==> run a: inputs <==
==> flow/design.v <==
`timescale 1ns / 1ps
module valid_ready_FF #(
    parameter DATA_WIDTH = 128
)
(
    input clk,
    input reset,
    input                   i_valid,
    output                  i_ready,
    input  [DATA_WIDTH-1:0] i_data,
    output reg                  o_valid,
    input                       o_ready,
    output reg [DATA_WIDTH-1:0] o_data
);
    assign i_ready = o_ready | ~o_valid;
    always @(posedge clk) begin
        if(reset) begin
            o_valid <= 1'b0;
            o_data  <= 'd0;
        end
        else if(i_ready) begin
            o_valid <= i_valid;
            o_data  <= i_data;
        end
    end
endmodule
`timescale 1ns / 1ps
module dct_4x4 #(
    parameter PERF_OPT_ROW = 0,
    parameter PERF_OPT_COL = 0
)
(
    input clk,
    input reset,
    input          i_valid,
    output         i_ready,
    input  [255:0] i_data,
    output         o_valid,
    input          o_ready,
    output [255:0] o_data
);
    wire [127:0] i_data_128;
    wire         w_valid;
    wire         w_ready;
    wire [127:0] w_data;
    reg row_valid;
    reg col_valid;
    reg weight_valid;
    reg dct_valid;
    wire row_ready;
    wire col_ready;
    wire weight_ready;
    wire dct_ready;
    wire        [7:0] x[0:3][0:3];
    reg signed [11:0] row_out[0:3][0:3];
    reg signed [14:0] col_out[0:3][0:3];
    reg signed [19:0] weight_out[0:3][0:3];
    reg signed [15:0] dct_out[0:3][0:3];
    wire signed [5:0] coeff_A = 6'b0_00011;   
    wire signed [5:0] coeff_B = 6'b0_00101;   
    wire signed [5:0] coeff_C = 6'b0_01000;   
    genvar i,j;
    integer n, m;
    generate
        for(i=0; i<4; i=i+1) begin
            for(j=0; j<4; j=j+1) begin
                assign i_data_128[(32*i+8*j)+:8] = i_data[(64*i+16*j)+:8];
            end
        end
    endgenerate
    valid_ready_FF #(128) u_valid_ready_FF(
        clk, reset, i_valid, i_ready, i_data_128, w_valid, w_ready, w_data
    );
    generate
        for(i=0; i<4; i=i+1) begin
            for(j=0; j<4; j=j+1) begin
                assign x[i][j] = w_data[127-(32*i+8*j)-:8];
            end
        end
    endgenerate
    generate
    if(~PERF_OPT_ROW) begin
        assign w_ready = row_ready | ~row_valid;
        always @(posedge clk) begin
            if(reset) begin
                row_valid <= 'd0;
                for(n=0; n<4; n=n+1) begin
                    for(m=0; m<4; m=m+1) begin
                        row_out[n][m] <= 'd0;
                    end
                end
            end
            else if(w_ready) begin
                row_valid <= w_valid;
                row_out[0][0] <= x[0][0] + x[1][0] + x[2][0] + x[3][0];
                row_out[0][1] <= x[0][1] + x[1][1] + x[2][1] + x[3][1];
                row_out[0][2] <= x[0][2] + x[1][2] + x[2][2] + x[3][2];
                row_out[0][3] <= x[0][3] + x[1][3] + x[2][3] + x[3][3];
                row_out[1][0] <= (x[0][0]<<1) + x[1][0] - x[2][0] - (x[3][0]<<1);
                row_out[1][1] <= (x[0][1]<<1) + x[1][1] - x[2][1] - (x[3][1]<<1);
                row_out[1][2] <= (x[0][2]<<1) + x[1][2] - x[2][2] - (x[3][2]<<1);
                row_out[1][3] <= (x[0][3]<<1) + x[1][3] - x[2][3] - (x[3][3]<<1);
                row_out[2][0] <= x[0][0] - x[1][0] - x[2][0] + x[3][0];
                row_out[2][1] <= x[0][1] - x[1][1] - x[2][1] + x[3][1];
                row_out[2][2] <= x[0][2] - x[1][2] - x[2][2] + x[3][2];
                row_out[2][3] <= x[0][3] - x[1][3] - x[2][3] + x[3][3];
                row_out[3][0] <= x[0][0] - (x[1][0]<<1) + (x[2][0]<<1) - x[3][0];
                row_out[3][1] <= x[0][1] - (x[1][1]<<1) + (x[2][1]<<1) - x[3][1];
                row_out[3][2] <= x[0][2] - (x[1][2]<<1) + (x[2][2]<<1) - x[3][2];
                row_out[3][3] <= x[0][3] - (x[1][3]<<1) + (x[2][3]<<1) - x[3][3];
            end
        end
    end
    else if(PERF_OPT_ROW) begin
        assign w_ready = row_ready;
        always @(*) begin
            row_valid = w_valid;
            row_out[0][0] = x[0][0] + x[1][0] + x[2][0] + x[3][0];
            row_out[0][1] = x[0][1] + x[1][1] + x[2][1] + x[3][1];
            row_out[0][2] = x[0][2] + x[1][2] + x[2][2] + x[3][2];
            row_out[0][3] = x[0][3] + x[1][3] + x[2][3] + x[3][3];
            row_out[1][0] = (x[0][0]<<1) + x[1][0] - x[2][0] - (x[3][0]<<1);
            row_out[1][1] = (x[0][1]<<1) + x[1][1] - x[2][1] - (x[3][1]<<1);
            row_out[1][2] = (x[0][2]<<1) + x[1][2] - x[2][2] - (x[3][2]<<1);
            row_out[1][3] = (x[0][3]<<1) + x[1][3] - x[2][3] - (x[3][3]<<1);
            row_out[2][0] = x[0][0] - x[1][0] - x[2][0] + x[3][0];
            row_out[2][1] = x[0][1] - x[1][1] - x[2][1] + x[3][1];
            row_out[2][2] = x[0][2] - x[1][2] - x[2][2] + x[3][2];
            row_out[2][3] = x[0][3] - x[1][3] - x[2][3] + x[3][3];
            row_out[3][0] = x[0][0] - (x[1][0]<<1) + (x[2][0]<<1) - x[3][0];
            row_out[3][1] = x[0][1] - (x[1][1]<<1) + (x[2][1]<<1) - x[3][1];
            row_out[3][2] = x[0][2] - (x[1][2]<<1) + (x[2][2]<<1) - x[3][2];
            row_out[3][3] = x[0][3] - (x[1][3]<<1) + (x[2][3]<<1) - x[3][3];
        end
    end
    endgenerate
    generate
    if(~PERF_OPT_COL) begin
        assign row_ready = col_ready | ~col_valid;
        always @(posedge clk) begin
            if(reset) begin
                col_valid <= 'd0;
                for(n=0; n<4; n=n+1) begin
                    for(m=0; m<4; m=m+1) begin
                        col_out[n][m] <= 'd0;
                    end
                end
            end
            else if(row_ready) begin
                col_valid <= row_valid;
                col_out[0][0] <= row_out[0][0] + row_out[0][1] + row_out[0][2] + row_out[0][3];
                col_out[1][0] <= row_out[1][0] + row_out[1][1] + row_out[1][2] + row_out[1][3];
                col_out[2][0] <= row_out[2][0] + row_out[2][1] + row_out[2][2] + row_out[2][3];
                col_out[3][0] <= row_out[3][0] + row_out[3][1] + row_out[3][2] + row_out[3][3];
                col_out[0][1] <= (row_out[0][0]<<1) + row_out[0][1] - row_out[0][2] - (row_out[0][3]<<1);
                col_out[1][1] <= (row_out[1][0]<<1) + row_out[1][1] - row_out[1][2] - (row_out[1][3]<<1);
                col_out[2][1] <= (row_out[2][0]<<1) + row_out[2][1] - row_out[2][2] - (row_out[2][3]<<1);
                col_out[3][1] <= (row_out[3][0]<<1) + row_out[3][1] - row_out[3][2] - (row_out[3][3]<<1);
                col_out[0][2] <= row_out[0][0] - row_out[0][1] - row_out[0][2] + row_out[0][3];
                col_out[1][2] <= row_out[1][0] - row_out[1][1] - row_out[1][2] + row_out[1][3];
                col_out[2][2] <= row_out[2][0] - row_out[2][1] - row_out[2][2] + row_out[2][3];
                col_out[3][2] <= row_out[3][0] - row_out[3][1] - row_out[3][2] + row_out[3][3];
                col_out[0][3] <= row_out[0][0] - (row_out[0][1]<<1) + (row_out[0][2]<<1) - row_out[0][3];
                col_out[1][3] <= row_out[1][0] - (row_out[1][1]<<1) + (row_out[1][2]<<1) - row_out[1][3];
                col_out[2][3] <= row_out[2][0] - (row_out[2][1]<<1) + (row_out[2][2]<<1) - row_out[2][3];
                col_out[3][3] <= row_out[3][0] - (row_out[3][1]<<1) + (row_out[3][2]<<1) - row_out[3][3];
            end
        end
    end
    else if(PERF_OPT_COL) begin
        assign row_ready = col_ready;
        always @(*) begin
            col_valid = row_valid;
            col_out[0][0] = row_out[0][0] + row_out[0][1] + row_out[0][2] + row_out[0][3];
            col_out[1][0] = row_out[1][0] + row_out[1][1] + row_out[1][2] + row_out[1][3];
            col_out[2][0] = row_out[2][0] + row_out[2][1] + row_out[2][2] + row_out[2][3];
            col_out[3][0] = row_out[3][0] + row_out[3][1] + row_out[3][2] + row_out[3][3];
            col_out[0][1] = (row_out[0][0]<<1) + row_out[0][1] - row_out[0][2] - (row_out[0][3]<<1);
            col_out[1][1] = (row_out[1][0]<<1) + row_out[1][1] - row_out[1][2] - (row_out[1][3]<<1);
            col_out[2][1] = (row_out[2][0]<<1) + row_out[2][1] - row_out[2][2] - (row_out[2][3]<<1);
            col_out[3][1] = (row_out[3][0]<<1) + row_out[3][1] - row_out[3][2] - (row_out[3][3]<<1);
            col_out[0][2] = row_out[0][0] - row_out[0][1] - row_out[0][2] + row_out[0][3];
            col_out[1][2] = row_out[1][0] - row_out[1][1] - row_out[1][2] + row_out[1][3];
            col_out[2][2] = row_out[2][0] - row_out[2][1] - row_out[2][2] + row_out[2][3];
            col_out[3][2] = row_out[3][0] - row_out[3][1] - row_out[3][2] + row_out[3][3];
            col_out[0][3] = row_out[0][0] - (row_out[0][1]<<1) + (row_out[0][2]<<1) - row_out[0][3];
            col_out[1][3] = row_out[1][0] - (row_out[1][1]<<1) + (row_out[1][2]<<1) - row_out[1][3];
            col_out[2][3] = row_out[2][0] - (row_out[2][1]<<1) + (row_out[2][2]<<1) - row_out[2][3];
            col_out[3][3] = row_out[3][0] - (row_out[3][1]<<1) + (row_out[3][2]<<1) - row_out[3][3];
        end
    end
    endgenerate
    assign col_ready = weight_ready | ~weight_valid;
    always @(posedge clk) begin
        if(reset) begin
            weight_valid <= 'd0;
            for(n=0; n<4; n=n+1) begin
                for(m=0; m<4; m=m+1) begin
                    weight_out[n][m] <= 'd0;
                end
            end
        end
        else if(col_ready) begin
            weight_valid <= col_valid;
            weight_out[0][0] <= coeff_C * col_out[0][0];
            weight_out[0][1] <= coeff_B * col_out[0][1];
            weight_out[0][2] <= coeff_C * col_out[0][2];
            weight_out[0][3] <= coeff_B * col_out[0][3];
            weight_out[1][0] <= coeff_B * col_out[1][0];
            weight_out[1][1] <= coeff_A * col_out[1][1];
            weight_out[1][2] <= coeff_B * col_out[1][2];
            weight_out[1][3] <= coeff_A * col_out[1][3];
            weight_out[2][0] <= coeff_C * col_out[2][0];
            weight_out[2][1] <= coeff_B * col_out[2][1];
            weight_out[2][2] <= coeff_C * col_out[2][2];
            weight_out[2][3] <= coeff_B * col_out[2][3];
            weight_out[3][0] <= coeff_B * col_out[3][0];
            weight_out[3][1] <= coeff_A * col_out[3][1];
            weight_out[3][2] <= coeff_B * col_out[3][2];
            weight_out[3][3] <= coeff_A * col_out[3][3];
        end
    end
    assign dct_ready    = o_ready;
    assign weight_ready = dct_ready | ~dct_valid;
    always @(posedge clk) begin
        if(reset) begin
            dct_valid <= 'd0;
            for(n=0; n<4; n=n+1) begin
                for(m=0; m<4; m=m+1) begin
                    dct_out[n][m] <= 'd0;
                end
            end
        end
        else if(weight_ready) begin
            dct_valid <= weight_valid;
            dct_out[0][0] <= {weight_out[0][0][19], weight_out[0][0][15:5], weight_out[0][0][4:1]};
            dct_out[0][1] <= {weight_out[0][1][19], weight_out[0][1][15:5], weight_out[0][1][4:1]};
            dct_out[0][2] <= {weight_out[0][2][19], weight_out[0][2][15:5], weight_out[0][2][4:1]};
            dct_out[0][3] <= {weight_out[0][3][19], weight_out[0][3][15:5], weight_out[0][3][4:1]};
            dct_out[1][0] <= {weight_out[1][0][19], weight_out[1][0][15:5], weight_out[1][0][4:1]};
            dct_out[1][1] <= {weight_out[1][1][19], weight_out[1][1][15:5], weight_out[1][1][4:1]};
            dct_out[1][2] <= {weight_out[1][2][19], weight_out[1][2][15:5], weight_out[1][2][4:1]};
            dct_out[1][3] <= {weight_out[1][3][19], weight_out[1][3][15:5], weight_out[1][3][4:1]};
            dct_out[2][0] <= {weight_out[2][0][19], weight_out[2][0][15:5], weight_out[2][0][4:1]};
            dct_out[2][1] <= {weight_out[2][1][19], weight_out[2][1][15:5], weight_out[2][1][4:1]};
            dct_out[2][2] <= {weight_out[2][2][19], weight_out[2][2][15:5], weight_out[2][2][4:1]};
            dct_out[2][3] <= {weight_out[2][3][19], weight_out[2][3][15:5], weight_out[2][3][4:1]};
            dct_out[3][0] <= {weight_out[3][0][19], weight_out[3][0][15:5], weight_out[3][0][4:1]};
            dct_out[3][1] <= {weight_out[3][1][19], weight_out[3][1][15:5], weight_out[3][1][4:1]};
            dct_out[3][2] <= {weight_out[3][2][19], weight_out[3][2][15:5], weight_out[3][2][4:1]};
            dct_out[3][3] <= {weight_out[3][3][19], weight_out[3][3][15:5], weight_out[3][3][4:1]};
        end
    end
    assign o_valid = dct_valid;
    assign o_data = {
        dct_out[0][0], dct_out[0][1], dct_out[0][2], dct_out[0][3],
        dct_out[1][0], dct_out[1][1], dct_out[1][2], dct_out[1][3],
        dct_out[2][0], dct_out[2][1], dct_out[2][2], dct_out[2][3],
        dct_out[3][0], dct_out[3][1], dct_out[3][2], dct_out[3][3]
    };
endmodule
`timescale 1ns / 1ps
module dct_4x4_core (
    input          clk,
    input          reset,
    input          i_valid,
    output         i_ready,
    input  [255:0] i_data,
    output         o_valid,
    input          o_ready,
    output [255:0] o_data
);
    dct_4x4 #(
        .PERF_OPT_ROW(1),
        .PERF_OPT_COL(1)
    ) u_dct_4x4 (
        .clk    (clk),
        .reset  (reset),
        .i_valid(i_valid),
        .i_ready(i_ready),
        .i_data (i_data),
        .o_valid(o_valid),
        .o_ready(o_ready),
        .o_data (o_data)
    );
endmodule
==> flow/run.sh <==
#!/bin/bash
# the make line also repeats each setting of config.mk as NAME=value (left out here)
make -C /OpenROAD-flow-scripts/flow DESIGN_CONFIG=/design/flow/config.mk WORK_HOME=/design/flow/orfs CLKGATE_MAP_FILE= finish
==> flow/config.mk <==
export PLATFORM = sky130hd
export DESIGN_NAME = dct_4x4_core
export DESIGN_NICKNAME = dct_4x4_core
export VERILOG_FILES = /design/flow/design.v
export SDC_FILE = /design/flow/constraint.sdc
export NUM_CORES = 4
export LEC_CHECK = 0
export CAP_MARGIN = 20
export CELL_PAD_IN_SITES_DETAIL_PLACEMENT = 2
export CELL_PAD_IN_SITES_GLOBAL_PLACEMENT = 2
export CORE_ASPECT_RATIO = 1.38
export CORE_MARGIN = 8
export CORE_UTILIZATION = 36
export CTS_CLUSTER_DIAMETER = 385
export GPL_ROUTABILITY_DRIVEN = 1
export MIN_ROUTING_LAYER = met2
export PLACE_DENSITY_LB_ADDON = 0.07
export SLEW_MARGIN = 25
==> flow/constraint.sdc <==
create_clock -name core_clock -period 7.11 [get_ports {clk}]
set_input_delay 1.4220 -clock core_clock [delete_from_list [all_inputs] [get_ports {clk}]]
set_output_delay 1.4220 -clock core_clock [all_outputs]
set_load 0.01 [all_outputs]
==> inputs of run b, as changes to run a <==
==> flow/config.mk (replaced) <==
export PLATFORM = sky130hd
export DESIGN_NAME = dct_4x4_core
export DESIGN_NICKNAME = dct_4x4_core
export VERILOG_FILES = /design/flow/design.v
export SDC_FILE = /design/flow/constraint.sdc
export NUM_CORES = 4
export LEC_CHECK = 0
export CAP_MARGIN = 40
export CORE_MARGIN = 2
export CORE_UTILIZATION = 72
export CTS_CLUSTER_DIAMETER = 252
export HOLD_SLACK_MARGIN = 0.29
export MAX_ROUTING_LAYER = met4
export SETUP_SLACK_MARGIN = -0.35
export SLEW_MARGIN = 20
==> flow/constraint.sdc (replaced) <==
create_clock -name core_clock -period 3.68 [get_ports {clk}]
set_input_delay 0.7360 -clock core_clock [delete_from_list [all_inputs] [get_ports {clk}]]
set_output_delay 0.7360 -clock core_clock [all_outputs]
set_load 0.01 [all_outputs]
==> inputs of run c, as changes to run a <==
==> flow/config.mk (replaced) <==
export PLATFORM = sky130hd
export DESIGN_NAME = dct_4x4_core
export DESIGN_NICKNAME = dct_4x4_core
export VERILOG_FILES = /design/flow/design.v
export SDC_FILE = /design/flow/constraint.sdc
export NUM_CORES = 4
export LEC_CHECK = 0
export CAP_MARGIN = 20
export CORE_MARGIN = 2
export CORE_UTILIZATION = 72
export PLACE_DENSITY = 0.39
export SLEW_MARGIN = 20
==> flow/constraint.sdc (replaced) <==
create_clock -name core_clock -period 3.43 [get_ports {clk}]
set_input_delay 0.6860 -clock core_clock [delete_from_list [all_inputs] [get_ports {clk}]]
set_output_delay 0.6860 -clock core_clock [all_outputs]
set_load 0.01 [all_outputs]
==> summary of the runs <==
Run c never finished: it broke off in global routing. Run b finished but failed the layout checks on negative setup slack. Run a completed without violations. Between run b and run a, the lower design area is in run a (gap about 5%, measured against run a). Wire length: run b is smaller than run a (11%). Against run a, the via count of run b is smaller by about 17%. Against run b, the sequential share of layout area of run a is higher by 1.1 points. In flip-flop count, run b and run a do not differ. Count of clock-buffer cells in the layout: run a is higher than run b (27). In run a the core utilization is lower than in run b, by 45 points.
